== try-indigo ==
## complex_multiplier
module complex_multiplier#(parameter INPUT_DATA_WIDTH = 16)
    (
        input  wire                                    i_clk,
        input  wire                                    i_rst,
        input  wire signed [INPUT_DATA_WIDTH-1:0]      i_real_h,
        input  wire signed [INPUT_DATA_WIDTH-1:0]      i_imag_h,
        input  wire signed [INPUT_DATA_WIDTH-1:0]      i_real_y,
        input  wire signed [INPUT_DATA_WIDTH-1:0]      i_imag_y,
        output reg  signed [INPUT_DATA_WIDTH*2:0]      o_real,
        output reg  signed [INPUT_DATA_WIDTH*2:0]      o_imag
    );
    reg signed [INPUT_DATA_WIDTH*2-1:0] ac;
    reg signed [INPUT_DATA_WIDTH*2-1:0] ad;
    reg signed [INPUT_DATA_WIDTH*2-1:0] cb;
    reg signed [INPUT_DATA_WIDTH*2-1:0] bd;
    always@(posedge i_clk) begin
        if(i_rst)begin
            o_real <= 0;
            o_imag <= 0;
            ac     <= 0;
            ad     <= 0;
            cb     <= 0;
            bd     <= 0;
        end         
        else begin
            ac <= i_real_h * i_real_y;
            ad <= i_real_h * i_imag_y;
            cb <= i_real_y * i_imag_h;
            bd <= i_imag_h * i_imag_y;
            o_real <= ac - bd;
            o_imag <= ad + cb;
        end
    end
endmodule
For scale: about 5200 cells after synthesis.
Settings: LEC_CHECK=0, CAP_MARGIN=5, CORE_MARGIN=2, CORE_UTILIZATION=72, CTS_CLUSTER_DIAMETER=363, CTS_CLUSTER_SIZE=97, PLACE_DENSITY=0.38, SETUP_SLACK_MARGIN=-0.5, SLEW_MARGIN=20, TNS_END_PERCENT=10; clock period 5.13 ns.
run.sh (not shown) runs the stock make flow with config.mk's settings and CLKGATE_MAP_FILE=.
try-indigo: all stages done; final checks FAILED (setup timing).
What try-delta does differently from try-indigo at the input level:
==> flow/config.mk <==
export PLATFORM = sky130hd
export DESIGN_NAME = complex_multiplier
export DESIGN_NICKNAME = complex_multiplier
export VERILOG_FILES = /design/flow/design.v
export SDC_FILE = /design/flow/constraint.sdc
export NUM_CORES = 4
export LEC_CHECK = 0
export CAP_MARGIN = 20
export CORE_MARGIN = 2
export CORE_UTILIZATION = 40
export SLEW_MARGIN = 20
==> flow/constraint.sdc <==
create_clock -name core_clock -period 10.0 [get_ports {i_clk}]
set_input_delay 2.0000 -clock core_clock [delete_from_list [all_inputs] [get_ports {i_clk}]]
set_output_delay 2.0000 -clock core_clock [all_outputs]
set_load 0.01 [all_outputs]
Notes after the runs:
- bd[27] as the termination of the worst setup path was reported by try-delta, and ad[30] by try-indigo.
- try-indigo has a higher final core utilization than try-delta.
- From the logs: try-indigo reached the end of the flow and failed the layout checks with setup timing.
- try-delta closes out successfully: all stages finished, all timing, DRC and antenna checks passed.
- i_real_h[6] as the worst setup path startpoint was reported by try-indigo, and i_imag_y[7] by try-delta.
- Going from try-indigo to try-delta, the die area was enlarged.
Here is what was changed in the inputs of try-juniper compared with try-delta.
diff --git a/flow/config.mk b/flow/config.mk
--- a/flow/config.mk
+++ b/flow/config.mk
@@ -8,4 +8,6 @@
 export CAP_MARGIN = 20
 export CORE_MARGIN = 2
-export CORE_UTILIZATION = 40
+export CORE_UTILIZATION = 61
+export CTS_CLUSTER_DIAMETER = 336
+export CTS_CLUSTER_SIZE = 100
 export SLEW_MARGIN = 20
Looking at the reports, try-juniper completed the entire flow and the layout it produced met the timing, design-rule and antenna checks. Across both runs, worst setup slack was lower for try-juniper than for try-delta. Going from try-delta to try-juniper, total detailed-routing wirelength shows a reduction of 8.4%; met2 usage now larger; number of buffers and inverters on the critical path down 1. On combinational cell area excluding buffers and inverters, try-delta tracks try-juniper almost exactly. Of try-juniper and try-delta, the run reporting the lower global-route usage was try-delta.

## lagoon
complex_multiplier again, from the RTL that the note above started with.
make LEC_CHECK=0 ABC_AREA=1 CAP_MARGIN=20 CELL_PAD_IN_SITES_GLOBAL_PLACEMENT=0 CORE_MARGIN=2 CORE_UTILIZATION=72 CTS_CLUSTER_DIAMETER=349 CTS_CLUSTER_SIZE=39 PLACE_DENSITY=0.64 SETUP_SLACK_MARGIN=0.96 SLEW_MARGIN=5 finish   # period 3.63 ns
Stage in which a tool error killed lagoon: clock tree synthesis (4_1_cts).
### lagoon -> tundra
- PLACE_DENSITY no longer set, was 0.64
- CTS_CLUSTER_DIAMETER no longer set, was 349
- SETUP_SLACK_MARGIN no longer set, was 0.96
- CELL_PAD_IN_SITES_GLOBAL_PLACEMENT no longer set, was 0
- SLEW_MARGIN now 20, was 5
- CTS_CLUSTER_SIZE no longer set, was 39
- the clock period (ns, I/O delays scaled along) now 10.9, was 3.63
The flow ended early for lagoon: it failed with a tool error in clock tree synthesis (4_1_cts). tundra completed every stage of the flow, and the final layout passed the timing, design-rule and antenna checks. lagoon → tundra: initial core utilization neither gained nor lost much; routability congestion estimate from global placement now smaller; area enclosed by the die boundary roughly the same; number of cell rows saw little to no change; number of placed instances, taps included dropped 6.7%. Taking lagoon as the reference, in tundra area after detailed placement -0.0085 mm^2; post-DP HPWL down 24%.
